[design.v]
`timescale 1ns / 1ps
module ram_based_shift_regs #(
    parameter integer data_width = 8,  
    parameter integer delay_n = 16,  
    parameter shift_type = "ram",  
    parameter ram_type = "lutram",  
    parameter INIT_FILE = "no_init",  
    parameter en_output_register_init = "true",  
    parameter output_register_init_v = 0,  
    parameter real simulation_delay = 1  
)(
    input wire clk,
    input wire resetn,
    input wire[data_width-1:0] shift_in,
    input wire ce,
    output wire[data_width-1:0] shift_out
);
    function integer clogb2 (input integer bit_depth);
        integer temp;
    begin
        temp = bit_depth;
        for(clogb2 = -1;temp > 0;clogb2 = clogb2 + 1)
            temp = temp >> 1;
    end
    endfunction
    reg[data_width-1:0] shift_ffs[delay_n-1:0];
    genvar shift_ffs_i;
    generate
        for(shift_ffs_i = 0;shift_ffs_i < delay_n;shift_ffs_i = shift_ffs_i + 1)
        begin:shift_ffs_blk
            if(en_output_register_init == "false")
            begin
                always @(posedge clk)
                begin
                    if(ce)
                        shift_ffs[shift_ffs_i] <= (shift_ffs_i == 0) ?
                            shift_in:shift_ffs[shift_ffs_i-1];
                end
            end
            else
            begin
                always @(posedge clk or negedge resetn)
                begin
                    if(~resetn)
                        shift_ffs[shift_ffs_i] <= output_register_init_v;
                    else if(ce)
                        shift_ffs[shift_ffs_i] <= (shift_ffs_i == 0) ?
                            shift_in:shift_ffs[shift_ffs_i-1];
                end
            end
        end
    endgenerate
    assign shift_out = shift_ffs[delay_n-1];
endmodule
`timescale 1ns / 1ps
module add_tree_2_4_8_16_32 #(
    parameter integer add_input_n = 16,  
	parameter integer add_width = 32,  
	parameter real simulation_delay = 1  
)(
	input wire aclk,
	input wire aresetn,
	input wire aclken,
	input wire[add_input_n*add_width-1:0] add_in,
	input wire add_in_vld,
	output wire signed[add_width+5-1:0] add_out,
	output wire add_out_vld
);
	wire signed[add_width-1:0] add_s0_in[0:31];
	wire add_s0_in_vld;
	reg signed[add_width+1-1:0] add_s0_out[0:15];
	reg add_s0_out_vld;
	genvar add_s0_i;
	generate
		for(add_s0_i = 0;add_s0_i < 16;add_s0_i = add_s0_i + 1)
		begin:add_s0_blk
			always @(posedge aclk)
			begin
				if(aclken & add_s0_in_vld)
					add_s0_out[add_s0_i] <= add_s0_in[add_s0_i*2] + add_s0_in[add_s0_i*2+1];
			end
		end
	endgenerate
	always @(posedge aclk or negedge aresetn)
	begin
		if(~aresetn)
			add_s0_out_vld <= 1'b0;
		else if(aclken)
			add_s0_out_vld <= add_s0_in_vld;
	end
	wire signed[add_width+1-1:0] add_s1_in[0:15];
	wire add_s1_in_vld;
	reg signed[add_width+2-1:0] add_s1_out[0:7];
	reg add_s1_out_vld;
	genvar add_s1_i;
	generate
		for(add_s1_i = 0;add_s1_i < 8;add_s1_i = add_s1_i + 1)
		begin:add_s1_blk
			always @(posedge aclk)
			begin
				if(aclken & add_s1_in_vld)
					add_s1_out[add_s1_i] <= add_s1_in[add_s1_i*2] + add_s1_in[add_s1_i*2+1];
			end
		end
	endgenerate
	always @(posedge aclk or negedge aresetn)
	begin
		if(~aresetn)
			add_s1_out_vld <= 1'b0;
		else if(aclken)
			add_s1_out_vld <= add_s1_in_vld;
	end
	wire signed[add_width+2-1:0] add_s2_in[0:7];
	wire add_s2_in_vld;
	reg signed[add_width+3-1:0] add_s2_out[0:3];
	reg add_s2_out_vld;
	genvar add_s2_i;
	generate
		for(add_s2_i = 0;add_s2_i < 4;add_s2_i = add_s2_i + 1)
		begin:add_s2_blk
			always @(posedge aclk)
			begin
				if(aclken & add_s2_in_vld)
					add_s2_out[add_s2_i] <= add_s2_in[add_s2_i*2] + add_s2_in[add_s2_i*2+1];
			end
		end
	endgenerate
	always @(posedge aclk or negedge aresetn)
	begin
		if(~aresetn)
			add_s2_out_vld <= 1'b0;
		else if(aclken)
			add_s2_out_vld <= add_s2_in_vld;
	end
	wire signed[add_width+3-1:0] add_s3_in[0:3];
	wire add_s3_in_vld;
	reg signed[add_width+4-1:0] add_s3_out[0:1];
	reg add_s3_out_vld;
	genvar add_s3_i;
	generate
		for(add_s3_i = 0;add_s3_i < 2;add_s3_i = add_s3_i + 1)
		begin:add_s3_blk
			always @(posedge aclk)
			begin
				if(aclken & add_s3_in_vld)
					add_s3_out[add_s3_i] <= add_s3_in[add_s3_i*2] + add_s3_in[add_s3_i*2+1];
			end
		end
	endgenerate
	always @(posedge aclk or negedge aresetn)
	begin
		if(~aresetn)
			add_s3_out_vld <= 1'b0;
		else if(aclken)
			add_s3_out_vld <= add_s3_in_vld;
	end
	wire signed[add_width+4-1:0] add_s4_in[0:1];
	wire add_s4_in_vld;
	reg signed[add_width+5-1:0] add_s4_out;
	reg add_s4_out_vld;
	assign add_out = add_s4_out;
	assign add_out_vld = add_s4_out_vld;
	always @(posedge aclk)
	begin
		if(aclken & add_s4_in_vld)
			add_s4_out <= add_s4_in[0] + add_s4_in[1];
	end
	always @(posedge aclk or negedge aresetn)
	begin
		if(~aresetn)
			add_s4_out_vld <= 1'b0;
		else if(aclken)
			add_s4_out_vld <= add_s4_in_vld;
	end
	genvar add_s0_in_i;
	generate
		for(add_s0_in_i = 0;add_s0_in_i < 32;add_s0_in_i = add_s0_in_i + 1)
		begin:add_s0_in_blk
			if(add_input_n == 32)
				assign add_s0_in[add_s0_in_i] = $signed(add_in[(add_s0_in_i+1)*add_width-1:add_s0_in_i*add_width]);
			else
				assign add_s0_in[add_s0_in_i] = {add_width{1'bx}};
		end
	endgenerate
	genvar add_s1_in_i;
	generate
		for(add_s1_in_i = 0;add_s1_in_i < 16;add_s1_in_i = add_s1_in_i + 1)
		begin:add_s1_in_blk
			if(add_input_n == 16)
				assign add_s1_in[add_s1_in_i] = $signed(add_in[(add_s1_in_i+1)*add_width-1:add_s1_in_i*add_width]);
			else
				assign add_s1_in[add_s1_in_i] = add_s0_out[add_s1_in_i];
		end
	endgenerate
	genvar add_s2_in_i;
	generate
		for(add_s2_in_i = 0;add_s2_in_i < 8;add_s2_in_i = add_s2_in_i + 1)
		begin:add_s2_in_blk
			if(add_input_n == 8)
				assign add_s2_in[add_s2_in_i] = $signed(add_in[(add_s2_in_i+1)*add_width-1:add_s2_in_i*add_width]);
			else
				assign add_s2_in[add_s2_in_i] = add_s1_out[add_s2_in_i];
		end
	endgenerate
	genvar add_s3_in_i;
	generate
		for(add_s3_in_i = 0;add_s3_in_i < 4;add_s3_in_i = add_s3_in_i + 1)
		begin:add_s3_in_blk
			if(add_input_n == 4)
				assign add_s3_in[add_s3_in_i] = $signed(add_in[(add_s3_in_i+1)*add_width-1:add_s3_in_i*add_width]);
			else
				assign add_s3_in[add_s3_in_i] = add_s2_out[add_s3_in_i];
		end
	endgenerate
	genvar add_s4_in_i;
	generate
		for(add_s4_in_i = 0;add_s4_in_i < 2;add_s4_in_i = add_s4_in_i + 1)
		begin:add_s4_in_blk
			if(add_input_n == 2)
				assign add_s4_in[add_s4_in_i] = $signed(add_in[(add_s4_in_i+1)*add_width-1:add_s4_in_i*add_width]);
			else
				assign add_s4_in[add_s4_in_i] = add_s3_out[add_s4_in_i];
		end
	endgenerate
	assign add_s0_in_vld = (add_input_n == 32) ? add_in_vld:1'b0;
	assign add_s1_in_vld = (add_input_n == 16) ? add_in_vld:add_s0_out_vld;
	assign add_s2_in_vld = (add_input_n == 8) ? add_in_vld:add_s1_out_vld;
	assign add_s3_in_vld = (add_input_n == 4) ? add_in_vld:add_s2_out_vld;
	assign add_s4_in_vld = (add_input_n == 2) ? add_in_vld:add_s3_out_vld;
endmodule
`timescale 1ns / 1ps
module max_tree_2_4_8_16_32 #(
    parameter integer cmp_input_n = 4,  
	parameter integer cmp_width = 4,  
	parameter real simulation_delay = 1  
)(
	input wire aclk,
	input wire aresetn,
	input wire aclken,
	input wire[cmp_input_n*cmp_width-1:0] cmp_in,
	input wire cmp_in_vld,
	output wire signed[cmp_width-1:0] cmp_out,
	output wire cmp_out_vld
);
	wire signed[cmp_width-1:0] cmp_in_arr[0:31];
	wire[31:0] cmp_in_mask;
	genvar cmp_in_i;
	generate
		for(cmp_in_i = 0;cmp_in_i < 32;cmp_in_i = cmp_in_i + 1)
		begin:cmp_in_blk
			assign cmp_in_arr[cmp_in_i] = 
				((cmp_in_i % (32/cmp_input_n)) == 0) ? 
					cmp_in[((cmp_in_i/(32/cmp_input_n))+1)*cmp_width-1:(cmp_in_i/(32/cmp_input_n))*cmp_width]:
					{1'b1, {(cmp_width-1){1'b0}}};
			assign cmp_in_mask[cmp_in_i] = 
				((cmp_in_i % (32/cmp_input_n)) == 0) ? 
					1'b1:
					1'b0;
		end
	endgenerate
	wire signed[cmp_width-1:0] cmp_s1_res[0:15];
	wire[15:0] cmp_s1_mask;
	wire signed[cmp_width-1:0] cmp_s2_res[0:7];
	wire[7:0] cmp_s2_mask;
	reg signed[cmp_width-1:0] cmp_s3_res[0:3];
	reg[3:0] cmp_s3_mask;
	reg cmp_in_vld_d1;
	genvar cmp_s1_i;
	generate
		for(cmp_s1_i = 0;cmp_s1_i < 16;cmp_s1_i = cmp_s1_i + 1)
		begin:cmp_s1_blk
			assign cmp_s1_res[cmp_s1_i] = 
				(cmp_in_mask[cmp_s1_i*2] & (cmp_in_arr[cmp_s1_i*2] > cmp_in_arr[cmp_s1_i*2+1])) ? 
					cmp_in_arr[cmp_s1_i*2]:
					cmp_in_arr[cmp_s1_i*2+1];
			assign cmp_s1_mask[cmp_s1_i] = 
				cmp_in_mask[cmp_s1_i*2] | cmp_in_mask[cmp_s1_i*2+1];
		end
	endgenerate
	genvar cmp_s2_i;
	generate
		for(cmp_s2_i = 0;cmp_s2_i < 8;cmp_s2_i = cmp_s2_i + 1)
		begin:cmp_s2_blk
			assign cmp_s2_res[cmp_s2_i] = 
				(cmp_s1_mask[cmp_s2_i*2] & (cmp_s1_res[cmp_s2_i*2] > cmp_s1_res[cmp_s2_i*2+1])) ? 
					cmp_s1_res[cmp_s2_i*2]:
					cmp_s1_res[cmp_s2_i*2+1];
			assign cmp_s2_mask[cmp_s2_i] = 
				cmp_s1_mask[cmp_s2_i*2] | cmp_s1_mask[cmp_s2_i*2+1];
		end
	endgenerate
	genvar cmp_s3_i;
	generate
		for(cmp_s3_i = 0;cmp_s3_i < 4;cmp_s3_i = cmp_s3_i + 1)
		begin:cmp_s3_blk
			always @(posedge aclk)
			begin
				if(aclken & cmp_in_vld)
				begin
					cmp_s3_res[cmp_s3_i] <= 
						(cmp_s2_mask[cmp_s3_i*2] & (cmp_s2_res[cmp_s3_i*2] > cmp_s2_res[cmp_s3_i*2+1])) ? 
							cmp_s2_res[cmp_s3_i*2]:
							cmp_s2_res[cmp_s3_i*2+1];
					cmp_s3_mask[cmp_s3_i] <= 
						cmp_s2_mask[cmp_s3_i*2] | cmp_s2_mask[cmp_s3_i*2+1];
				end
			end
		end
	endgenerate
	always @(posedge aclk or negedge aresetn)
	begin
		if(~aresetn)
			cmp_in_vld_d1 <= 1'b0;
		else if(aclken)
			cmp_in_vld_d1 <= cmp_in_vld;
	end
	wire signed[cmp_width-1:0] cmp_s4_res[0:1];
	wire[1:0] cmp_s4_mask;
	reg signed[cmp_width-1:0] cmp_s5_res;
	reg cmp_in_vld_d2;
	assign cmp_s4_res[0] = 
		(cmp_s3_mask[0] & (cmp_s3_res[0] > cmp_s3_res[1])) ? 
			cmp_s3_res[0]:
			cmp_s3_res[1];
	assign cmp_s4_res[1] = 
		(cmp_s3_mask[2] & (cmp_s3_res[2] > cmp_s3_res[3])) ? 
			cmp_s3_res[2]:
			cmp_s3_res[3];
	assign cmp_s4_mask[0] = cmp_s3_mask[0] | cmp_s3_mask[1];
	assign cmp_s4_mask[1] = cmp_s3_mask[2] | cmp_s3_mask[3];
	always @(posedge aclk)
	begin
		if(aclken & cmp_in_vld_d1)
			cmp_s5_res <= 
				(cmp_s4_mask[0] & (cmp_s4_res[0] > cmp_s4_res[1])) ? 
					cmp_s4_res[0]:
					cmp_s4_res[1];
	end
	always @(posedge aclk or negedge aresetn)
	begin
		if(~aresetn)
			cmp_in_vld_d2 <= 1'b0;
		else if(aclken)
			cmp_in_vld_d2 <= cmp_in_vld_d1;
	end
	assign cmp_out = cmp_s5_res;
	assign cmp_out_vld = cmp_in_vld_d2;
endmodule
`timescale 1ns / 1ps
module signed_mul #(
	parameter integer op_a_width = 16,  
	parameter integer op_b_width = 16,  
	parameter integer output_width = 32,  
	parameter en_in_reg = "false",  
	parameter en_out_reg = "false",  
	parameter real simulation_delay = 1  
)(
	input wire clk,
	input wire ce_in_reg,
	input wire ce_mul,
	input wire ce_out_reg,
	input wire signed[op_a_width-1:0] op_a,
	input wire signed[op_b_width-1:0] op_b,
	output wire signed[output_width-1:0] res
);
	reg signed[op_a_width-1:0] op_a_r;
	reg signed[op_b_width-1:0] op_b_r;
	always @(posedge clk)
	begin
		if(ce_in_reg)
		begin
			op_a_r <= op_a;
			op_b_r <= op_b;
		end
	end
	wire signed[op_a_width-1:0] mul_in1;
	wire signed[op_b_width-1:0] mul_in2;
	reg signed[(op_a_width+op_b_width)-1:0] mul_res;
	assign mul_in1 = (en_in_reg == "false") ? op_a:op_a_r;
	assign mul_in2 = (en_in_reg == "false") ? op_b:op_b_r;
	always @(posedge clk)
	begin
		if(ce_mul)
			mul_res <= mul_in1 * mul_in2;
	end
	reg signed[(op_a_width+op_b_width)-1:0] res_r;
	assign res = (en_out_reg == "false") ? mul_res:res_r;
	always @(posedge clk)
	begin
		if(ce_out_reg)
			res_r <= mul_res;
	end
endmodule
`timescale 1ns / 1ps
module conv_mac_cell #(
	parameter integer ATOMIC_C = 4,  
	parameter EN_SMALL_FP16 = "true",  
	parameter integer INFO_ALONG_WIDTH = 2,  
	parameter real SIM_DELAY = 1  
)(
	input wire aclk,
	input wire aresetn,
	input wire aclken,
	input wire[1:0] calfmt,  
	input wire[ATOMIC_C*16-1:0] mac_in_ftm,  
	input wire[ATOMIC_C*16-1:0] mac_in_wgt,  
	input wire mac_in_ftm_masked,  
	input wire[INFO_ALONG_WIDTH-1:0] mac_in_info_along,  
	input wire mac_in_valid,  
	output wire[7:0] mac_out_exp,  
	output wire signed[39:0] mac_out_frac,  
	output wire[INFO_ALONG_WIDTH-1:0] mac_out_info_along,  
	output wire mac_out_valid,  
	output wire[ATOMIC_C*16-1:0] mul_op_a,  
	output wire[ATOMIC_C*16-1:0] mul_op_b,  
	output wire mul_ce,  
	input wire[ATOMIC_C*32-1:0] mul_res  
);
    function integer clogb2(input integer bit_depth);
    begin
		if(bit_depth == 0)
			clogb2 = 0;
		else
		begin
			for(clogb2 = -1;bit_depth > 0;clogb2 = clogb2 + 1)
				bit_depth = bit_depth >> 1;
		end
    end
    endfunction
	localparam CAL_FMT_INT8 = 2'b00;
	localparam CAL_FMT_INT16 = 2'b01;
	localparam CAL_FMT_FP16 = 2'b10;
	wire mul_ce_inner;
	wire signed[15:0] mul_op_a_arr[0:ATOMIC_C-1];  
	wire signed[15:0] mul_op_b_arr[0:ATOMIC_C-1];  
	reg mul_ce_inner_d1;
	reg signed[15:0] mul_op_a_arr_d1[0:ATOMIC_C-1];  
	reg signed[15:0] mul_op_b_arr_d1[0:ATOMIC_C-1];  
	wire signed[31:0] mul_res_arr[0:ATOMIC_C-1];  
	assign mul_ce = aclken & mul_ce_inner_d1;
	genvar mul_i;
	generate
		for(mul_i = 0;mul_i < ATOMIC_C;mul_i = mul_i + 1)
		begin:mul_blk
			assign mul_op_a[mul_i*16+15:mul_i*16] = mul_op_a_arr_d1[mul_i];
			assign mul_op_b[mul_i*16+15:mul_i*16] = mul_op_b_arr_d1[mul_i];
			assign mul_res_arr[mul_i] = $signed(mul_res[mul_i*32+31:mul_i*32]);
			always @(posedge aclk)
			begin
				if(aclken & mul_ce_inner)
				begin
					mul_op_a_arr_d1[mul_i] <= mul_op_a_arr[mul_i];
					mul_op_b_arr_d1[mul_i] <= mul_op_b_arr[mul_i];
				end
			end
		end
	endgenerate
	always @(posedge aclk or negedge aresetn)
	begin
		if(~aresetn)
			mul_ce_inner_d1 <= 1'b0;
		else if(aclken)
			mul_ce_inner_d1 <= mul_ce_inner;
	end
	wire[15:0] mac_in_ftm_arr[0:ATOMIC_C-1];  
	wire[15:0] mac_in_wgt_arr[0:ATOMIC_C-1];  
	genvar mac_in_i;
	generate
		for(mac_in_i = 0;mac_in_i < ATOMIC_C;mac_in_i = mac_in_i + 1)
		begin:mac_in_blk
			assign mac_in_ftm_arr[mac_in_i] = mac_in_ftm[mac_in_i*16+15:mac_in_i*16];
			assign mac_in_wgt_arr[mac_in_i] = mac_in_wgt[mac_in_i*16+15:mac_in_i*16];
		end
	endgenerate
	wire signed[31:0] add_tree_in_arr[0:ATOMIC_C-1];
	wire[ATOMIC_C*32-1:0] add_tree_in;
	wire add_tree_in_mask;
	wire add_tree_in_valid;
	wire signed[36:0] add_tree_out;
	wire add_tree_out_mask;
	wire add_tree_out_valid;
	genvar add_tree_in_i;
	generate
		for(add_tree_in_i = 0;add_tree_in_i < ATOMIC_C;add_tree_in_i = add_tree_in_i + 1)
		begin:add_tree_in_blk
			assign add_tree_in[add_tree_in_i*32+31:add_tree_in_i*32] = add_tree_in_arr[add_tree_in_i];
		end
	endgenerate
	generate
		if(ATOMIC_C != 1)
		begin
			add_tree_2_4_8_16_32 #(
				.add_input_n(ATOMIC_C),
				.add_width(32),
				.simulation_delay(SIM_DELAY)
			)add_tree_u(
				.aclk(aclk),
				.aresetn(aresetn),
				.aclken(aclken),
				.add_in(add_tree_in),
				.add_in_vld(add_tree_in_valid),
				.add_out(add_tree_out),
				.add_out_vld(add_tree_out_valid)
			);
			ram_based_shift_regs #(
				.data_width(1),
				.delay_n(clogb2(ATOMIC_C)),
				.shift_type("ff"),
				.en_output_register_init("true"),
				.simulation_delay(SIM_DELAY)
			)delay_for_mask_along_with_add_tree_u(
				.clk(aclk),
				.resetn(aresetn),
				.shift_in(add_tree_in_mask),
				.ce(aclken),
				.shift_out(add_tree_out_mask)
			);
		end
		else
		begin
			assign add_tree_out = $signed(add_tree_in);
			assign add_tree_out_mask = add_tree_in_mask;
			assign add_tree_out_valid = add_tree_in_valid;
		end
	endgenerate
	reg mac_in_valid_d1;  
	reg mac_in_valid_d2;  
	reg mac_in_valid_d3;  
	reg mac_in_valid_d4;  
	always @(posedge aclk or negedge aresetn)
	begin
		if(~aresetn)
			{mac_in_valid_d4, mac_in_valid_d3, mac_in_valid_d2, mac_in_valid_d1} <= 4'b0000;
		else if(aclken)
			{mac_in_valid_d4, mac_in_valid_d3, mac_in_valid_d2, mac_in_valid_d1} <= 
				{mac_in_valid_d3, mac_in_valid_d2, mac_in_valid_d1, mac_in_valid};
	end
	reg mac_in_ftm_masked_d1;  
	reg mac_in_ftm_masked_d2;  
	reg mac_in_ftm_masked_d3;  
	reg mac_in_ftm_masked_d4;  
	always @(posedge aclk)
	begin
		if(aclken & mac_in_valid)
			mac_in_ftm_masked_d1 <= mac_in_ftm_masked;
	end
	always @(posedge aclk)
	begin
		if(aclken & mac_in_valid_d1)
			mac_in_ftm_masked_d2 <= mac_in_ftm_masked_d1;
	end
	always @(posedge aclk)
	begin
		if(aclken & mac_in_valid_d2)
			mac_in_ftm_masked_d3 <= mac_in_ftm_masked_d2;
	end
	always @(posedge aclk)
	begin
		if(aclken & mac_in_valid_d3)
			mac_in_ftm_masked_d4 <= mac_in_ftm_masked_d3;
	end
	wire signed[15:0] mul_op_a_int16_arr[0:ATOMIC_C-1];  
	wire signed[15:0] mul_op_b_int16_arr[0:ATOMIC_C-1];  
	wire mul_ce_int16;  
	wire signed[31:0] add_tree_in_int16_arr[0:ATOMIC_C-1];
	wire add_tree_in_int16_mask;
	wire add_tree_in_int16_valid;
	wire signed[39:0] mac_out_frac_int16;  
	wire mac_out_int16_mask;
	wire mac_out_int16_valid;
	assign mul_ce_int16 = mac_in_valid & (~mac_in_ftm_masked);
	assign add_tree_in_int16_mask = mac_in_ftm_masked_d2;
	assign add_tree_in_int16_valid = mac_in_valid_d2;
	assign mac_out_frac_int16 = {{3{add_tree_out[36]}}, add_tree_out};
	assign mac_out_int16_mask = add_tree_out_mask;
	assign mac_out_int16_valid = add_tree_out_valid;
	genvar cal_int16_i;
	generate
		for(cal_int16_i = 0;cal_int16_i < ATOMIC_C;cal_int16_i = cal_int16_i + 1)
		begin:cal_int16_blk
			assign mul_op_a_int16_arr[cal_int16_i] = $signed(mac_in_ftm_arr[cal_int16_i]);
			assign mul_op_b_int16_arr[cal_int16_i] = $signed(mac_in_wgt_arr[cal_int16_i]);
			assign add_tree_in_int16_arr[cal_int16_i] = mul_res_arr[cal_int16_i];
		end
	endgenerate
	wire signed[15:0] mul_op_a_fp16_arr[0:ATOMIC_C-1];  
	wire signed[15:0] mul_op_b_fp16_arr[0:ATOMIC_C-1];  
	wire mul_ce_fp16;  
	wire signed[31:0] add_tree_in_fp16_arr[0:ATOMIC_C-1];
	wire add_tree_in_fp16_mask;
	wire add_tree_in_fp16_valid;
	wire signed[4:0] max_cmp_tree_in_arr[0:ATOMIC_C-1];  
	wire[ATOMIC_C*5-1:0] max_cmp_tree_in;  
	wire max_cmp_tree_in_valid;  
	wire signed[4:0] max_cmp_tree_out;  
	wire[7:0] mac_out_exp_fp16;  
	wire signed[39:0] mac_out_frac_fp16;  
	wire mac_out_fp16_mask;
	wire mac_out_fp16_valid;
	wire fp16_s_f[0:ATOMIC_C-1];  
	wire[4:0] fp16_e_f[0:ATOMIC_C-1];  
	wire[9:0] fp16_m_f[0:ATOMIC_C-1];  
	wire fp16_s_w[0:ATOMIC_C-1];  
	wire[4:0] fp16_e_w[0:ATOMIC_C-1];  
	wire[9:0] fp16_m_w[0:ATOMIC_C-1];  
	wire[13:0] fp16_mts_f[0:ATOMIC_C-1];  
	wire[13:0] fp16_mts_w[0:ATOMIC_C-1];  
	reg fp16_mtso_sign[0:ATOMIC_C-1];  
	reg fp16_mtso_sign_d1[0:ATOMIC_C-1];  
	reg[3:0] fp16_e_h3_f_add_w[0:ATOMIC_C-1];  
	reg[3:0] fp16_e_h3_f_add_w_d1[0:ATOMIC_C-1];  
	reg[3:0] fp16_e_h3_f_add_w_d2[0:ATOMIC_C-1];  
	wire[3:0] fp16_func;  
	reg[3:0] fp16_func_d1;  
	wire[5:0] fp16_set[0:ATOMIC_C-1];  
	reg signed[28:0] fp16_signed_mtso[0:ATOMIC_C-1];  
	reg signed[28:0] fp16_shifted_mtso[0:ATOMIC_C-1];  
	assign mul_ce_fp16 = mac_in_valid & (~mac_in_ftm_masked);
	assign add_tree_in_fp16_mask = mac_in_ftm_masked_d4;
	assign add_tree_in_fp16_valid = mac_in_valid_d4;
	assign max_cmp_tree_in_valid = (calfmt == CAL_FMT_FP16) & mac_in_valid_d1 & (~mac_in_ftm_masked_d1);
	assign mac_out_frac_fp16 = {{3{add_tree_out[36]}}, add_tree_out};
	assign mac_out_fp16_mask = add_tree_out_mask;
	assign mac_out_fp16_valid = add_tree_out_valid;
	assign fp16_func = max_cmp_tree_out[3:0];
	genvar fp16_in_i;
	generate
		for(fp16_in_i = 0;fp16_in_i < ATOMIC_C;fp16_in_i = fp16_in_i + 1)
		begin:fp16_in_blk
			assign {fp16_s_f[fp16_in_i], fp16_e_f[fp16_in_i], fp16_m_f[fp16_in_i]} = 
				mac_in_ftm_arr[fp16_in_i];
			assign {fp16_s_w[fp16_in_i], fp16_e_w[fp16_in_i], fp16_m_w[fp16_in_i]} = 
				mac_in_wgt_arr[fp16_in_i];
		end
	endgenerate
	genvar fp16_mts_i;
	generate
		for(fp16_mts_i = 0;fp16_mts_i < ATOMIC_C;fp16_mts_i = fp16_mts_i + 1)
		begin:fp16_mts_blk
			assign fp16_mts_f[fp16_mts_i] = 
				{3'b000, (EN_SMALL_FP16 == "false") | (fp16_e_f[fp16_mts_i] != 5'b00000), fp16_m_f[fp16_mts_i]} << 
					(
						((EN_SMALL_FP16 == "false") | (fp16_e_f[fp16_mts_i] != 5'b00000)) ? 
							fp16_e_f[fp16_mts_i][1:0]:
							2'b01
					);
			assign fp16_mts_w[fp16_mts_i] = 
				{3'b000, (EN_SMALL_FP16 == "false") | (fp16_e_w[fp16_mts_i] != 5'b00000), fp16_m_w[fp16_mts_i]} << 
					(
						((EN_SMALL_FP16 == "false") | (fp16_e_w[fp16_mts_i] != 5'b00000)) ? 
							fp16_e_w[fp16_mts_i][1:0]:
							2'b01
					);
		end
	endgenerate
	genvar fp16_mtso_sign_i;
	generate
		for(fp16_mtso_sign_i = 0;fp16_mtso_sign_i < ATOMIC_C;fp16_mtso_sign_i = fp16_mtso_sign_i + 1)
		begin:fp16_mtso_sign_blk
			always @(posedge aclk)
			begin
				if(aclken & (calfmt == CAL_FMT_FP16) & mac_in_valid & (~mac_in_ftm_masked))
					fp16_mtso_sign[fp16_mtso_sign_i] <= fp16_s_f[fp16_mtso_sign_i] ^ fp16_s_w[fp16_mtso_sign_i];
			end
			always @(posedge aclk)
			begin
				if(aclken & (calfmt == CAL_FMT_FP16) & mac_in_valid_d1 & (~mac_in_ftm_masked_d1))
					fp16_mtso_sign_d1[fp16_mtso_sign_i] <= fp16_mtso_sign[fp16_mtso_sign_i];
			end
		end
	endgenerate
	genvar fp16_mts_mul_i;
	generate
		for(fp16_mts_mul_i = 0;fp16_mts_mul_i < ATOMIC_C;fp16_mts_mul_i = fp16_mts_mul_i + 1)
		begin:fp16_mts_mul_blk
			assign mul_op_a_fp16_arr[fp16_mts_mul_i] = {2'b00, fp16_mts_f[fp16_mts_mul_i]};
			assign mul_op_b_fp16_arr[fp16_mts_mul_i] = {2'b00, fp16_mts_w[fp16_mts_mul_i]};
		end
	endgenerate
	genvar fp16_e_h3_f_add_w_i;
	generate
		for(fp16_e_h3_f_add_w_i = 0;fp16_e_h3_f_add_w_i < ATOMIC_C;fp16_e_h3_f_add_w_i = fp16_e_h3_f_add_w_i + 1)
		begin:fp16_e_h3_f_add_w_blk
			always @(posedge aclk)
			begin
				if(aclken & (calfmt == CAL_FMT_FP16) & mac_in_valid & (~mac_in_ftm_masked))
					fp16_e_h3_f_add_w[fp16_e_h3_f_add_w_i] <= 
						fp16_e_f[fp16_e_h3_f_add_w_i][4:2] + fp16_e_w[fp16_e_h3_f_add_w_i][4:2];
			end
			always @(posedge aclk)
			begin
				if(aclken & (calfmt == CAL_FMT_FP16) & mac_in_valid_d1 & (~mac_in_ftm_masked_d1))
					fp16_e_h3_f_add_w_d1[fp16_e_h3_f_add_w_i] <= 
						fp16_e_h3_f_add_w[fp16_e_h3_f_add_w_i];
			end
			always @(posedge aclk)
			begin
				if(aclken & (calfmt == CAL_FMT_FP16) & mac_in_valid_d2 & (~mac_in_ftm_masked_d2))
					fp16_e_h3_f_add_w_d2[fp16_e_h3_f_add_w_i] <= 
						fp16_e_h3_f_add_w_d1[fp16_e_h3_f_add_w_i];
			end
		end
	endgenerate
	genvar fp16_signed_mtso_i;
	generate
		for(fp16_signed_mtso_i = 0;fp16_signed_mtso_i < ATOMIC_C;fp16_signed_mtso_i = fp16_signed_mtso_i + 1)
		begin:fp16_signed_mtso_blk
			always @(posedge aclk)
			begin
				if(aclken & (calfmt == CAL_FMT_FP16) & mac_in_valid_d2 & (~mac_in_ftm_masked_d2))
					fp16_signed_mtso[fp16_signed_mtso_i] <= 
						fp16_mtso_sign_d1[fp16_signed_mtso_i] ? 
							({1'b1, ~mul_res_arr[fp16_signed_mtso_i][27:0]} + 1'b1):
							{1'b0, mul_res_arr[fp16_signed_mtso_i][27:0]};
			end
		end
	endgenerate
	genvar max_cmp_tree_in_i;
	generate
		for(max_cmp_tree_in_i = 0;max_cmp_tree_in_i < ATOMIC_C;max_cmp_tree_in_i = max_cmp_tree_in_i + 1)
		begin:max_cmp_tree_in_blk
			assign max_cmp_tree_in_arr[max_cmp_tree_in_i] = 
				{1'b0, fp16_e_h3_f_add_w[max_cmp_tree_in_i]};
			assign max_cmp_tree_in[max_cmp_tree_in_i*5+4:max_cmp_tree_in_i*5] = 
				max_cmp_tree_in_arr[max_cmp_tree_in_i];
		end
	endgenerate
	generate
		if(ATOMIC_C != 1)
		begin
			max_tree_2_4_8_16_32 #(
				.cmp_input_n(ATOMIC_C),
				.cmp_width(5),
				.simulation_delay(SIM_DELAY)
			)max_tree_u(
				.aclk(aclk),
				.aresetn(aresetn),
				.aclken(aclken),
				.cmp_in(max_cmp_tree_in),
				.cmp_in_vld(max_cmp_tree_in_valid),
				.cmp_out(max_cmp_tree_out),
				.cmp_out_vld()
			);
		end
		else
		begin
			reg[4:0] max_cmp_tree_in_d1;  
			reg[4:0] max_cmp_tree_in_d2;  
			reg max_cmp_tree_in_valid_d1;  
			reg max_cmp_tree_in_valid_d2;  
			assign max_cmp_tree_out = max_cmp_tree_in_d2;
			always @(posedge aclk or negedge aresetn)
			begin
				if(~aresetn)
					{max_cmp_tree_in_valid_d2, max_cmp_tree_in_valid_d1} <= 2'b00;
				else if(aclken)
					{max_cmp_tree_in_valid_d2, max_cmp_tree_in_valid_d1} <= 
						{max_cmp_tree_in_valid_d1, max_cmp_tree_in_valid};
			end
			always @(posedge aclk)
			begin
				if(aclken & max_cmp_tree_in_valid)
					max_cmp_tree_in_d1 <= max_cmp_tree_in;
			end
			always @(posedge aclk)
			begin
				if(aclken & max_cmp_tree_in_valid_d1)
					max_cmp_tree_in_d2 <= max_cmp_tree_in_d1;
			end
		end
	endgenerate
	genvar fp16_shifted_mtso_i;
	generate
		for(fp16_shifted_mtso_i = 0;fp16_shifted_mtso_i < ATOMIC_C;fp16_shifted_mtso_i = fp16_shifted_mtso_i + 1)
		begin:fp16_shifted_mtso_blk
			assign fp16_set[fp16_shifted_mtso_i] = 
				{fp16_func - fp16_e_h3_f_add_w_d2[fp16_shifted_mtso_i], 2'b00};
			always @(posedge aclk)
			begin
				if(aclken & (calfmt == CAL_FMT_FP16) & mac_in_valid_d3 & (~mac_in_ftm_masked_d3))
				begin
					if(fp16_set[fp16_shifted_mtso_i] >= 6'd32)
						fp16_shifted_mtso[fp16_shifted_mtso_i] <= 29'd0;
					else
						fp16_shifted_mtso[fp16_shifted_mtso_i] <= 
							(fp16_set[fp16_shifted_mtso_i] == 6'd0) ? fp16_signed_mtso[fp16_shifted_mtso_i]:
							(fp16_set[fp16_shifted_mtso_i] == 6'd4)  ? {
																	       {4{fp16_signed_mtso[fp16_shifted_mtso_i][28]}}, 
																		   fp16_signed_mtso[fp16_shifted_mtso_i][28:4]
																	   }:
							(fp16_set[fp16_shifted_mtso_i] == 6'd8)  ? {
																	       {8{fp16_signed_mtso[fp16_shifted_mtso_i][28]}}, 
																		   fp16_signed_mtso[fp16_shifted_mtso_i][28:8]
																	   }:
							(fp16_set[fp16_shifted_mtso_i] == 6'd12) ? {
																	       {12{fp16_signed_mtso[fp16_shifted_mtso_i][28]}}, 
																		   fp16_signed_mtso[fp16_shifted_mtso_i][28:12]
																	   }:
							(fp16_set[fp16_shifted_mtso_i] == 6'd16) ? {
																	       {16{fp16_signed_mtso[fp16_shifted_mtso_i][28]}}, 
																		   fp16_signed_mtso[fp16_shifted_mtso_i][28:16]
																	   }:
							(fp16_set[fp16_shifted_mtso_i] == 6'd20) ? {
																	       {20{fp16_signed_mtso[fp16_shifted_mtso_i][28]}}, 
																		   fp16_signed_mtso[fp16_shifted_mtso_i][28:20]
																	   }:
							(fp16_set[fp16_shifted_mtso_i] == 6'd24) ? {
																	       {24{fp16_signed_mtso[fp16_shifted_mtso_i][28]}}, 
																		   fp16_signed_mtso[fp16_shifted_mtso_i][28:24]
																	   }:
																	   {
																	       {28{fp16_signed_mtso[fp16_shifted_mtso_i][28]}}, 
																		   fp16_signed_mtso[fp16_shifted_mtso_i][28:28]
																	   };
				end
			end
		end
	endgenerate
	genvar fp16_chn_acumm_i;
	generate
		for(fp16_chn_acumm_i = 0;fp16_chn_acumm_i < ATOMIC_C;fp16_chn_acumm_i = fp16_chn_acumm_i + 1)
		begin:fp16_chn_acumm_blk
			assign add_tree_in_fp16_arr[fp16_chn_acumm_i] = 
				{{3{fp16_shifted_mtso[fp16_chn_acumm_i][28]}}, fp16_shifted_mtso[fp16_chn_acumm_i]};
		end
	endgenerate
	generate
		if(ATOMIC_C != 1)
		begin
			ram_based_shift_regs #(
				.data_width(8),
				.delay_n(clogb2(ATOMIC_C)),
				.shift_type("ff"),
				.en_output_register_init("true"),
				.simulation_delay(SIM_DELAY)
			)delay_for_fp16_func_u(
				.clk(aclk),
				.resetn(aresetn),
				.shift_in({2'b00, fp16_func_d1, 2'b00}),
				.ce(aclken & (calfmt == CAL_FMT_FP16)),
				.shift_out(mac_out_exp_fp16)
			);
		end
		else
		begin
			assign mac_out_exp_fp16 = {2'b00, fp16_func_d1, 2'b00};
		end
	endgenerate
	always @(posedge aclk)
	begin
		if(aclken & (calfmt == CAL_FMT_FP16) & mac_in_valid_d3 & (~mac_in_ftm_masked_d3))
			fp16_func_d1 <= fp16_func;
	end
	assign mul_ce_inner = 
		((calfmt == CAL_FMT_FP16) & mul_ce_fp16) | 
		((calfmt == CAL_FMT_INT16) & mul_ce_int16);
	genvar mul_reuse_i;
	generate
		for(mul_reuse_i = 0;mul_reuse_i < ATOMIC_C;mul_reuse_i = mul_reuse_i + 1)
		begin:mul_reuse_blk
			assign mul_op_a_arr[mul_reuse_i] = 
				(calfmt == CAL_FMT_FP16) ? 
					mul_op_a_fp16_arr[mul_reuse_i]:
					mul_op_a_int16_arr[mul_reuse_i];
			assign mul_op_b_arr[mul_reuse_i] = 
				(calfmt == CAL_FMT_FP16) ? 
					mul_op_b_fp16_arr[mul_reuse_i]:
					mul_op_b_int16_arr[mul_reuse_i];
		end
	endgenerate
	assign add_tree_in_mask = 
		aclken & (
			((calfmt == CAL_FMT_FP16) & add_tree_in_fp16_mask) | 
			((calfmt == CAL_FMT_INT16) & add_tree_in_int16_mask)
		);
	assign add_tree_in_valid = 
		aclken & (
			((calfmt == CAL_FMT_FP16) & add_tree_in_fp16_valid) | 
			((calfmt == CAL_FMT_INT16) & add_tree_in_int16_valid)
		);
	genvar add_tree_reuse_i;
	generate
		for(add_tree_reuse_i = 0;add_tree_reuse_i < ATOMIC_C;add_tree_reuse_i = add_tree_reuse_i + 1)
		begin:add_tree_reuse_blk
			assign add_tree_in_arr[add_tree_reuse_i] = 
				(calfmt == CAL_FMT_FP16) ? 
					add_tree_in_fp16_arr[add_tree_reuse_i]:
					add_tree_in_int16_arr[add_tree_reuse_i];
		end
	endgenerate
	wire[INFO_ALONG_WIDTH-1:0] mac_out_info_along_fp16;  
	wire[INFO_ALONG_WIDTH-1:0] mac_out_info_along_int16;  
	assign mac_out_exp = 
		((calfmt == CAL_FMT_FP16) & (~mac_out_fp16_mask)) ? 
			mac_out_exp_fp16:
			8'd24;
	assign mac_out_frac = 
		(calfmt == CAL_FMT_FP16) ? 
			(mac_out_fp16_mask ? 40'd0:mac_out_frac_fp16):
			(mac_out_int16_mask ? 40'd0:mac_out_frac_int16);
	assign mac_out_info_along = 
		(calfmt == CAL_FMT_FP16) ? 
			mac_out_info_along_fp16:
			mac_out_info_along_int16;
	assign mac_out_valid = 
		aclken & (
			((calfmt == CAL_FMT_FP16) & mac_out_fp16_valid) | 
			((calfmt == CAL_FMT_INT16) & mac_out_int16_valid)
		);
	ram_based_shift_regs #(
		.data_width(INFO_ALONG_WIDTH),
		.delay_n(2+clogb2(ATOMIC_C)),
		.shift_type("ff"),
		.en_output_register_init("true"),
		.simulation_delay(SIM_DELAY)
	)delay_for_info_along_int16_u(
		.clk(aclk),
		.resetn(aresetn),
		.shift_in(mac_in_info_along),
		.ce(aclken),
		.shift_out(mac_out_info_along_int16)
	);
	ram_based_shift_regs #(
		.data_width(INFO_ALONG_WIDTH),
		.delay_n(2),
		.shift_type("ff"),
		.en_output_register_init("true"),
		.simulation_delay(SIM_DELAY)
	)delay_for_info_along_fp16_u(
		.clk(aclk),
		.resetn(aresetn),
		.shift_in(mac_out_info_along_int16),
		.ce(aclken & (calfmt == CAL_FMT_FP16)),
		.shift_out(mac_out_info_along_fp16)
	);
endmodule
`timescale 1ns / 1ps
module conv_mac_unit (
	input wire aclk,
	input wire aresetn,
	input wire aclken,
	input wire[1:0] calfmt,
	input wire[8*16-1:0] mac_in_ftm,
	input wire[8*16-1:0] mac_in_wgt,
	input wire mac_in_ftm_masked,
	input wire[1:0] mac_in_info_along,
	input wire mac_in_valid,
	output wire[7:0] mac_out_exp,
	output wire[39:0] mac_out_frac,
	output wire[1:0] mac_out_info_along,
	output wire mac_out_valid
);
	localparam integer ATOMIC_C = 8;
	wire[ATOMIC_C*16-1:0] mul_op_a;
	wire[ATOMIC_C*16-1:0] mul_op_b;
	wire mul_ce;
	wire[ATOMIC_C*32-1:0] mul_res;
	conv_mac_cell #(
		.ATOMIC_C(ATOMIC_C),
		.EN_SMALL_FP16("true"),
		.INFO_ALONG_WIDTH(2),
		.SIM_DELAY(0)
	)mac_cell_u(
		.aclk(aclk),
		.aresetn(aresetn),
		.aclken(aclken),
		.calfmt(calfmt),
		.mac_in_ftm(mac_in_ftm),
		.mac_in_wgt(mac_in_wgt),
		.mac_in_ftm_masked(mac_in_ftm_masked),
		.mac_in_info_along(mac_in_info_along),
		.mac_in_valid(mac_in_valid),
		.mac_out_exp(mac_out_exp),
		.mac_out_frac(mac_out_frac),
		.mac_out_info_along(mac_out_info_along),
		.mac_out_valid(mac_out_valid),
		.mul_op_a(mul_op_a),
		.mul_op_b(mul_op_b),
		.mul_ce(mul_ce),
		.mul_res(mul_res)
	);
	genvar mul_i;
	generate
		for(mul_i = 0;mul_i < ATOMIC_C;mul_i = mul_i + 1)
		begin:mul_blk
			signed_mul #(
				.op_a_width(16),
				.op_b_width(16),
				.output_width(32),
				.en_in_reg("false"),
				.en_out_reg("false"),
				.simulation_delay(0)
			)mul_u(
				.clk(aclk),
				.ce_in_reg(1'b0),
				.ce_mul(mul_ce),
				.ce_out_reg(1'b0),
				.op_a(mul_op_a[mul_i*16+15:mul_i*16]),
				.op_b(mul_op_b[mul_i*16+15:mul_i*16]),
				.res(mul_res[mul_i*32+31:mul_i*32])
			);
		end
	endgenerate
endmodule
[run.sh]
#!/bin/bash
# the make line also repeats each setting of config.mk as NAME=value (left out here)
make -C /OpenROAD-flow-scripts/flow DESIGN_CONFIG=/design/flow/config.mk WORK_HOME=/design/flow/orfs CLKGATE_MAP_FILE= finish
[config.mk]
export PLATFORM = sky130hd
export DESIGN_NAME = conv_mac_unit
export DESIGN_NICKNAME = conv_mac_unit
export VERILOG_FILES = /design/flow/design.v
export SDC_FILE = /design/flow/constraint.sdc
export NUM_CORES = 4
export LEC_CHECK = 0
export CAP_MARGIN = 0
export CORE_ASPECT_RATIO = 0.83
export CORE_MARGIN = 2
export CORE_UTILIZATION = 72
export CTS_CLUSTER_SIZE = 75
export HOLD_SLACK_MARGIN = 0.3
export MAX_ROUTING_LAYER = met4
export PLACE_DENSITY = 0.64
export SETUP_SLACK_MARGIN = 0.51
export SLEW_MARGIN = 10
export TNS_END_PERCENT = 60
[constraint.sdc]
create_clock -name core_clock -period 3.88 [get_ports {aclk}]
set_input_delay 0.7760 -clock core_clock [delete_from_list [all_inputs] [get_ports {aclk}]]
set_output_delay 0.7760 -clock core_clock [all_outputs]
set_load 0.01 [all_outputs]
==> flow_summary.yaml, run 1 <==
# physical design summary
logic_synthesis:
  synthMuxAreaShare: 0.0171
  logic_family: "adder cells"
  most_common_cell: "inv_1"
  ys_types: 91
  synth-edff-count: 1357
  synth_area_per_cell_um2: 9.77
  synthArstFlopShare: 0.0272
  yosysWarningCount: 32
  ys_sh_aoi: 0.106
  synth-main-ff-cell: "edfxtp_1"
  yosys-stat-cells: 16003
  ys_seq_frac: 0.267
  synth_cells: 16003
  common_cells: "inv_1, nand2_1, fa_1"
  yosys.area_share.simple: 0.143
  xor_area_frac: 0.0415
  topCellsByArea: "fa_1, edfxtp_1, ha_1"
  ys_area_um2: 156000
  yosysTopAreaCell: "fa_1"
  synth.top_cell.area_share: 0.271
  ys_sh_adder: 0.349
  syn_area_um2: 156000
  numSynthFlops: 1395
run_status:
  haltStage: "5_1_grt"
  tool.error: "[ERROR GRT-0232] Routing congestion too high. Check the congestion heatmap in the GUI."
  outcome: "stopped before the end"
global_route:
  track_usage: 0.624
  overflow: 29
floorplanning:
  ios: 316
  row_count: 155
  die_area_um2: 221000
  fp.dieH_um: 429
  fp_util: 0.726
  die_w_um: 516
  core_area_um2: 215000
clocking:
  numCtsBuffers: 160
  htreeDepth: 4
  cts.sinks: 1395
  cts-root-buf: "clkbuf_16"
  clock_path_buffers: 4
place:
  globalplace.congestion: 1.06
  dp_hpwl_mm: 385
  portBuffers: 311
metal layers:
metal | GRT overflow | global-route usage
met5 | - | -
met4 | 10 | 0.511
met3 | 18 | 0.390
met2 | 1 | 0.806
met1 | 0 | 0.666
stage by stage:
step	instances	cell area (µm²)	TNS [ps]	hold WS [ps]	setup WS (ps)
detailed placement	20530	176000	-603070	405	-2790
CTS	21099	187000	-388610	416	-2440
global placement	20530	176000	-521400	401	-2640
floorplan	16006	157000	-3272900	400	-4190
timing repair:
item,in CTS
endpoints found under the setup margin,496
endpoints found under the hold margin,18
pin swaps,572
buffers inserted,287
gates resized,883
cloned,1
hold buffers,1
==> run 2: changes to the inputs <==
Settings changed: ABC_AREA set to 1, CAP_MARGIN 0 to 20, CORE_ASPECT_RATIO 0.83 to unset, CTS_CLUSTER_DIAMETER set to 371, CTS_CLUSTER_SIZE 75 to 99, HOLD_SLACK_MARGIN 0.3 to unset, MAX_ROUTING_LAYER met4 to unset, PLACE_DENSITY 0.64 to 0.42, SETUP_SLACK_MARGIN 0.51 to 1.26, SLEW_MARGIN 10 to 20, TNS_END_PERCENT 60 to 5.
Clock period 3.88 ns to 4.27 ns, I/O delays scaled along.
==> run 2 against run 1 <==
Net effect: the run again fails in 5_1_grt; die area up 4.5%; synthesized area grew 4.6%; synthesized cell count grew 22%.
==> flow_summary.yaml, run 2 <==
# physical design summary
logic_synthesis:
  yosys.area_share.simple: 0.156
  synth_area_per_cell_um2: 8.35
  ys_seq_frac: 0.255
  ys_area_um2: 164000
  yosysWarningCount: 32
  synth_cells: 19600
  synth-main-ff-cell: "edfxtp_1"
  ys_sh_adder: 0.333
  synth-edff-count: 1357
  ys_sh_aoi: 0.0920
  topCellsByArea: "fa_1, edfxtp_1, inv_1"
  most_common_cell: "inv_1"
  logic_family: "adder cells"
  ys_types: 66
  xor_area_frac: 0.0385
  yosysTopAreaCell: "fa_1"
  yosys-stat-cells: 19600
  common_cells: "inv_1, nand2_1, fa_1"
  syn_area_um2: 164000
  numSynthFlops: 1395
  synthArstFlopShare: 0.0272
  synth.top_cell.area_share: 0.259
  synthMuxAreaShare: 0
floorplanning:
  row_count: 174
  fp_util: 0.726
  fp.dieH_um: 481
  die_area_um2: 231000
  ios: 316
  die_w_um: 481
  core_area_um2: 225000
global_route:
  track_usage: 0.656
  overflow: 27
run_status:
  haltStage: "5_1_grt"
  outcome: "stopped before the end"
  tool.error: "[ERROR GRT-0232] Routing congestion too high. Check the congestion heatmap in the GUI."
place:
  dp_hpwl_mm: 416
  portBuffers: 311
  globalplace.congestion: 1.06
clocking:
  cts.sinks: 1395
  clock_path_buffers: 3
  cts-root-buf: "clkbuf_16"
  htreeDepth: 1
  hold_buffers: 0
  numCtsBuffers: 18
[run 2: per-stage QoR]
stage	setup WS (ps)	std cells	cell area [µm²]	utilization
floorplan	-3920	19603	164000	-
CTS	-1480	24459	190000	0.841
global placement	-1460	24224	184000	0.816
detailed placement	-1730	24224	184000	0.816
[run 2: layer usage]
layer / GRT usage / overflow
met5: 0.317 / 0
met4: 0.584 / 7
met3: 0.467 / 7
met1: 0.680 / 4
met2: 0.841 / 9
[run 2: what timing repair did]
item,in CTS
gates resized,825
pin swaps,313
buffers inserted,207
cloned,2
setup endpoints to repair,942
==> run 3: changes to the inputs <==
Settings changed: ABC_AREA 1 to unset, CAP_MARGIN 20 to 15, CORE_UTILIZATION 72 to 68, CTS_CLUSTER_DIAMETER 371 to unset, CTS_CLUSTER_SIZE 99 to 19, GPL_ROUTABILITY_DRIVEN set to 1, PLACE_DENSITY 0.42 to 0.6, SETUP_SLACK_MARGIN 1.26 to unset, TNS_END_PERCENT 5 to unset.
Clock period 4.27 ns to 3.89 ns, I/O delays scaled along.
==> run 3 against run 2 <==
Net effect: the layout now fails its checks (negative setup slack); synthesized area fell by 4.4%; synthesized cell count fell by 18%; die area rose by 1.2%.
==> flow_summary.yaml, run 3 <==
# implementation run metrics
clocking:
  numCtsBuffers: 159
  cts-root-buf: "clkbuf_16"
  cts_tree: "built"
  htreeDepth: 4
  clock_path_buffers: 3
  clk_pin_slew_ps: 70
  cts.sinks: 1395
  clk-insertion-delay-late_ps: 880
logic_synthesis:
  synth_area_per_cell_um2: 9.77
  ys_seq_frac: 0.267
  yosys.area_share.simple: 0.143
  ys_sh_adder: 0.349
  synth-main-ff-cell: "edfxtp_1"
  topCellsByArea: "fa_1, edfxtp_1, ha_1"
  logic_family: "adder cells"
  yosys-stat-cells: 16003
  ys_sh_aoi: 0.106
  common_cells: "inv_1, nand2_1, fa_1"
  synth_cells: 16003
  syn_area_um2: 156000
  yosysTopAreaCell: "fa_1"
  ys_area_um2: 156000
  synth-edff-count: 1357
  xor_area_frac: 0.0415
  synthMuxAreaShare: 0.0171
  most_common_cell: "inv_1"
  yosysWarningCount: 32
  ys_types: 91
  synth.top_cell.area_share: 0.271
  synthArstFlopShare: 0.0272
  numSynthFlops: 1395
worst_setup_path:
  critPathMaxFanout: 4
  crit_chain: "buf_4, and2_1, fa_1, inv_1, fa_2, fa_1, inv_1, fa_2, fa_1, inv_2, fa_1, inv_2, ha_4, and3_4, nand4_1, inv_2, a2111oi_4, buf_4, nor2_4, a211oi_2, o31ai_1, a21oi_1, xnor2_1"
  critPathBufInv: 7
  crit_start: "mac_cell_u.mul_op_a_arr_d1[4][9]"
  crit_cells: 23
  cp.required_ps: 4500
  r2r_end: "mul_blk[4].mul_u.mul_res[31]"
  cp_top_family: "adder cells"
  worst_r2r_path_depth: 23
  crit_type: "reg2reg"
  cpMaxStageDelayCell: "fa_1"
  crit_path_frequent_cell: "fa_1"
  crit_arrival_ps: 7500
  critical_path.endpoint: "mul_blk[4].mul_u.mul_res[31]"
  cpPeakStageDelay_ps: 550
  end_kind: "flip-flop"
  r2r_start: "mac_cell_u.mul_op_a_arr_d1[4][9]"
  startpoint_type: "flip-flop"
  r2r_setup_slack_ps: -3000
floorplanning:
  die_area_um2: 234000
  fp_util: 0.682
  core_area_um2: 229000
  die_w_um: 484
  ios: 316
  fp.dieH_um: 484
  row_count: 176
drt:
  avgViaCountPerCell: 6.46
  drcViolationCount: 0
  ant_nets: 0
  drtPass1Iterations: 14
  drt_iter0_drc: 19203
  wl_mm: 551
  num_vias: 138263
  avgRoutedWirePerCell_um: 25.7
global_route:
  grt_pass1_wl_mm: 782
  grt_pass1_vias: 141618
  grt_max_degree: 83
  track_usage: 0.431
  overflow: 0
  antenna_found_initial: 35
place:
  portBuffers: 311
  dp_hpwl_mm: 372
  globalplace.congestion: 1.01
timing:
  period_used_share: 1.77
  hold_slack_ps: 383
  rsz0062_at_grt: "true"
  min_period_ps: 6890
  setup_viol: 296
  fin_ws_ps: -3000
  fin_skew_ps: 53.6
  fmax_ghz: 0.145
  hold_viol_final: 0
  worst_pin_slew_ps: 1160
  slew_headroom: 0.229
  drv_slew: 0
flow_run:
  tool_warnings: 32
  drv_cap: 0
layout:
  layout.nets: 21595
  fill_cells: 11684
  logic_area_um2: 108000
  syn_to_final_growth_pct: 22.4
  flop_area_um2: 41700
hold_path:
  hp-start: "mac_cell_u.fp16_e_h3_f_add_w_d1[0][2]"
  min_to: "mac_cell_u.fp16_e_h3_f_add_w_d2[0][2]"
  hp-class: "reg2reg"
  hold_path_depth: 0
run_status:
  outcome: "complete, but fails checks"
  so.violations: "negative setup slack"
==> run 3: per-layer routing <==
metal  vias to the layer above  part of all wire  wire (µm)  global-route usage
met5                         -           0.00032        175                   0
met3                      3851              0.12      67600              0.0862
met4                        24             0.090      49600               0.262
li1                      56871                 -          -                   -
met2                     11277              0.46     253000               0.706
met1                     66240              0.33     181000               0.530
==> run 3: layout make-up <==
class	instances	share of cell area
Sequential cell	1395	0.218
Clock inverter	113	0.00597
Antenna cell	15	0.000196
Multi-Input combinational cell	11419	0.564
Clock buffer	185	0.0217
Inverter	2565	0.0503
Timing Repair Buffer	2701	0.121
Tap cell	3026	0.0198
==> run 3: stage by stage <==
| step | instance area [µm²] | instances | util | setup WS, ps | TNS (ps) |
|---|---|---|---|---|---|
| after floorplan | 157000 | 16006 | - | -4180 | -3260550 |
| after global placement | 176000 | 20653 | 0.769 | -2610 | -437070 |
| after detailed placement | 176000 | 20653 | 0.769 | -2860 | -468780 |
| after CTS | 188000 | 21280 | 0.821 | -2340 | -358600 |
| after global routing | 191000 | 21410 | 0.835 | -3070 | -474010 |
| final | 191000 | 21419 | 0.835 | -3000 | -441980 |
==> run 3: what timing repair did <==
item,CTS,global route
buffers inserted,356,170
hold endpoints to repair,0,24
resized,994,618
cloned,2,2
hold buffers,0,1
endpoints found under the setup margin,270,314
pin swaps,677,486
==> run 4: changes to the inputs <==
Settings changed: CAP_MARGIN 15 to 0, CORE_UTILIZATION 68 to 72, CTS_CLUSTER_SIZE 19 to unset, GPL_ROUTABILITY_DRIVEN 1 to unset, PLACE_DENSITY 0.6 to 0.65, SETUP_SLACK_MARGIN set to 1.09.
Clock period 3.89 ns to 7.0 ns, I/O delays scaled along.
==> run 4 against run 3 <==
Net effect: the layout fails its checks (max-capacitance violations, max-slew violations, negative setup slack); non-clock buffer count shrank 1313; synthesized area is the same; via count shrank 6.3%; register-to-register slack gained 2900 ps.
==> flow_summary.yaml, run 4 <==
# implementation run metrics
timing:
  hold_slack_ps: 416
  drv_slew: 5
  fin_ws_ps: -61.8
  rsz0062_at_grt: "true"
  fin_tns_setup_ps: -101
  setup_viol: 2
  fmax_ghz: 0.142
  worst_pin_slew_ps: 1610
  period_used_share: 1.01
  min_period_ps: 7060
  hold_viol_final: 0
  fin_skew_ps: 40.4
  slew_headroom: -0.0805
floorplanning:
  core_area_um2: 217000
  ios: 316
  fp_util: 0.722
  die_w_um: 470
  fp.dieH_um: 470
  row_count: 171
  die_area_um2: 221000
layout:
  flop_area_um2: 41700
  fill_cells: 11701
  layout.nets: 20282
  logic_area_um2: 107000
  fin_area_um2: 179000
  syn_to_final_growth_pct: 14.7
place:
  place_ws_ps: -132
  portBuffers: 311
  postPlaceCellArea_um2: 163000
  dp_hpwl_mm: 338
  globalplace.congestion: 1.00
worst_setup_path:
  r2r_end: "mul_blk[0].mul_u.mul_res[31]"
  cp.required_ps: 7600
  crit_start: "mac_cell_u.mul_op_b_arr_d1[0][4]"
  critPathMaxFanout: 6
  crit_type: "reg2reg"
  crit_path_frequent_cell: "fa_1"
  critPathBufInv: 6
  cp_top_family: "adder cells"
  end_kind: "flip-flop"
  crit_chain: "buf_6, buf_8, and2_4, fa_1, inv_1, fa_2, fa_2, fa_1, inv_1, fa_1, inv_2, fa_1, inv_2, ha_4, a21o_1, a211oi_2, o211a_1, o21ai_4, a41oi_2, o21ai_2, nor3_2, nor2_1, o22a_1, xnor2_1"
  crit_arrival_ps: 7660
  critical_path.endpoint: "mul_blk[0].mul_u.mul_res[31]"
  crit_cells: 24
  startpoint_type: "flip-flop"
  cpPeakStageDelay_ps: 960
  r2r_setup_slack_ps: -60
  worst_r2r_path_depth: 24
  cpMaxStageDelayCell: "fa_1"
  r2r_start: "mac_cell_u.mul_op_b_arr_d1[0][4]"
logic_synthesis:
  yosys-stat-cells: 16003
  synth.top_cell.area_share: 0.271
  numSynthFlops: 1395
  yosysTopAreaCell: "fa_1"
  syn_area_um2: 156000
  ys_seq_frac: 0.267
  ys_sh_adder: 0.349
  most_common_cell: "inv_1"
  synth_cells: 16003
  xor_area_frac: 0.0415
  logic_family: "adder cells"
  synthMuxAreaShare: 0.0171
  yosysWarningCount: 32
  synthArstFlopShare: 0.0272
  topCellsByArea: "fa_1, edfxtp_1, ha_1"
  synth-edff-count: 1357
  synth-main-ff-cell: "edfxtp_1"
  synth_area_per_cell_um2: 9.77
  ys_sh_aoi: 0.106
  ys_types: 91
  ys_area_um2: 156000
  common_cells: "inv_1, nand2_1, fa_1"
  yosys.area_share.simple: 0.143
hold_path:
  hp-start: "mac_cell_u.fp16_e_h3_f_add_w_d1[2][1]"
  hold_path_depth: 0
  min_to: "mac_cell_u.fp16_e_h3_f_add_w_d2[2][1]"
  hp-class: "reg2reg"
clocking:
  cts_tree: "built"
  cts-root-buf: "clkbuf_16"
  htreeDepth: 4
  numCtsBuffers: 159
  hold_buffers: 0
  clock_path_buffers: 3
  clk_pin_slew_ps: 60
  clk-insertion-delay-late_ps: 850
  cts.sinks: 1395
drt:
  drcViolationCount: 0
  ant_nets: 0
  avgRoutedWirePerCell_um: 24.9
  wl_mm: 496
  avgViaCountPerCell: 6.50
  drt_iter0_drc: 19054
  drtPass1Iterations: 9
  num_vias: 129599
flow_run:
  drv_cap: 1
  tool_warnings: 39
run_status:
  so.violations: "max-capacitance violations, max-slew violations, negative setup slack"
  outcome: "complete, but fails checks"
global_route:
  grt_max_degree: 112
  overflow: 0
  track_usage: 0.417
  grt_pass1_vias: 130284
  grt_pass1_wl_mm: 717
  antenna_found_initial: 33
## run 4: area by class of cell
cell class | instances | area share
clock inverter | 98 | 0.00611
clock buffer | 187 | 0.0232
antenna | 23 | 0.000321
sequential | 1395 | 0.232
inverter | 2565 | 0.0538
timing repair buffer | 1388 | 0.0698
multi-input combinational | 11419 | 0.594
tap | 2854 | 0.0199
## run 4: per-layer routing
layer | share of wire | global-route usage | vias to the layer above
met2 | 0.46 | 0.663 | 9668
met4 | 0.077 | 0.220 | 16
met3 | 0.12 | 0.0864 | 2831
met1 | 0.35 | 0.543 | 62873
met5 | 0.00025 | 0 | -
li1 | - | - | 54211
## run 4: metrics by stage
stage | util | instances
after floorplan | - | 16006
after global placement | 0.751 | 18741
after detailed placement | 0.751 | 18741
after CTS | 0.804 | 19604
after global routing | 0.828 | 19912
final | 0.828 | 19929
## run 4: timing repair
item                                    CTS  global route
hold endpoints to repair                  0             0
endpoints found under the setup margin  122           137
cloned                                    1             5
setup buffers                           577           297
resized                                 338           702
pin swaps                               208           500
==> run 5: changes to the inputs <==
Settings changed: CAP_MARGIN 0 to 20, CORE_UTILIZATION 72 to 40, PLACE_DENSITY 0.65 to unset, SETUP_SLACK_MARGIN 1.09 to unset.
Clock period 7.0 ns to 6.4 ns, I/O delays scaled along.
==> run 5 against run 4 <==
Net effect: now clean on timing, DRC and antenna; final area is 1.3% lower; maximum frequency grew 13%; via count down 12%; wire length decreased by 16%; worst hold slack worse by 2.3 ps.
==> flow_summary.yaml, run 5 <==
# implementation run metrics
clocking:
  clk-insertion-delay-late_ps: 880
  cts_tree: "built"
  cts.sinks: 1395
  htreeDepth: 4
  cts-root-buf: "clkbuf_16"
  clk_pin_slew_ps: 70
  clock_path_buffers: 4
  numCtsBuffers: 171
  hold_buffers: 0
logic_synthesis:
  ys_sh_adder: 0.349
  synthArstFlopShare: 0.0272
  ys_area_um2: 156000
  most_common_cell: "inv_1"
  ys_types: 91
  yosysTopAreaCell: "fa_1"
  ys_seq_frac: 0.267
  yosysWarningCount: 32
  synth_area_per_cell_um2: 9.77
  synth-main-ff-cell: "edfxtp_1"
  synth.top_cell.area_share: 0.271
  yosys.area_share.simple: 0.143
  syn_area_um2: 156000
  topCellsByArea: "fa_1, edfxtp_1, ha_1"
  synth_cells: 16003
  xor_area_frac: 0.0415
  synthMuxAreaShare: 0.0171
  numSynthFlops: 1395
  ys_sh_aoi: 0.106
  yosys-stat-cells: 16003
  logic_family: "adder cells"
  common_cells: "inv_1, nand2_1, fa_1"
  synth-edff-count: 1357
global_route:
  antenna_found_initial: 26
  grt_max_degree: 143
  grt_pass1_vias: 115727
  overflow: 0
  grt_pass1_wl_mm: 661
  track_usage: 0.211
drt:
  drtPass1Iterations: 6
  ant_nets: 0
  wl_mm: 418
  drcViolationCount: 0
  avgViaCountPerCell: 5.19
  num_vias: 114364
  avgRoutedWirePerCell_um: 19.0
  drt_iter0_drc: 8597
worst_setup_path:
  worst_r2r_path_depth: 22
  end_kind: "flip-flop"
  r2r_start: "mac_cell_u.mul_op_b_arr_d1[6][5]"
  crit_arrival_ps: 6810
  r2r_setup_slack_ps: 170
  critPathBufInv: 5
  crit_type: "reg2reg"
  cp_top_family: "adder cells"
  crit_cells: 22
  crit_path_frequent_cell: "fa_1"
  crit_start: "mac_cell_u.mul_op_b_arr_d1[6][5]"
  cpPeakStageDelay_ps: 520
  critical_path.endpoint: "mul_blk[6].mul_u.mul_res[30]"
  startpoint_type: "flip-flop"
  crit_chain: "and2_4, fa_1, inv_1, fa_1, fa_1, inv_1, fa_1, fa_1, inv_1, fa_1, inv_1, ha_4, buf_4, a221oi_4, o21ai_1, a21oi_2, o31ai_4, a21oi_2, nor2b_2, a41o_1, o41ai_2, xnor2_1"
  cpMaxStageDelayCell: "fa_1"
  cp.required_ps: 6970
  r2r_end: "mul_blk[6].mul_u.mul_res[30]"
  critPathMaxFanout: 5
floorplanning:
  die_area_um2: 396000
  fp.dieH_um: 629
  die_w_um: 629
  core_area_um2: 389000
  ios: 316
  row_count: 229
  fp_util: 0.402
layout:
  fin_cells: 22030
  layout.nets: 20044
  syn_to_final_growth_pct: 13.2
place:
  portBuffers: 311
  dp_hpwl_mm: 341
  globalplace.congestion: 0.922
  dp.cells: 21577
timing:
  rsz0062_at_grt: "true"
  hold_viol_final: 0
  fin_skew_ps: 56.0
  min_period_ps: 6230
  fin_tns_setup_ps: 0
  period_used_share: 0.974
  drv_slew: 0
  fmax_ghz: 0.160
  setup_viol: 0
  worst_pin_slew_ps: 1210
  slew_headroom: 0.194
hold_path:
  hp-class: "in2async"
flow_run:
  tool_warnings: 33
  drv_cap: 0
run_status:
  outcome: "timing/DRC/antenna clean"
run 5: layer usage:
metal / vias up / wire [µm] / GRT usage
met3: 537 / 21400 / 0.0200
met1: 57080 / 186000 / 0.295
met4: 2 / 13400 / 0.0630
li1: 53740 / - / -
met5: - / 7 / 0
met2: 3005 / 198000 / 0.348
run 5: metrics by stage:
step | util | setup WS (ps) | hold WS (ps) | instance area (µm²)
2_1_floorplan | - | -2170 | 400 | 157000
3_3_place_gp | 0.436 | -154 | 400 | 169000
3_5_place_dp | 0.436 | -79.8 | 405 | 169000
4_1_cts | 0.451 | -0.961 | 413 | 175000
5_1_grt | 0.455 | -82.2 | 421 | 177000
6_report | 0.455 | 167 | 413 | 177000
run 5: what timing repair did:
action / in CTS / in global routing
pin swaps: 2 / 95
setup endpoints to repair: 16 / 61
resized: 11 / 212
setup buffers: 26 / 110
run 5: final cells by class:
cell class / count / area (µm²)
diodes: 7 / 17.5
clock buffers: 207 / 4560
flip-flops and latches: 1395 / 41700
multi-input cells: 11419 / 104000
repair buffers: 1138 / 9910
clock inverters: 102 / 1130
well taps: 5197 / 6500
fillers: 37226 / 212000
inverters: 2565 / 9630
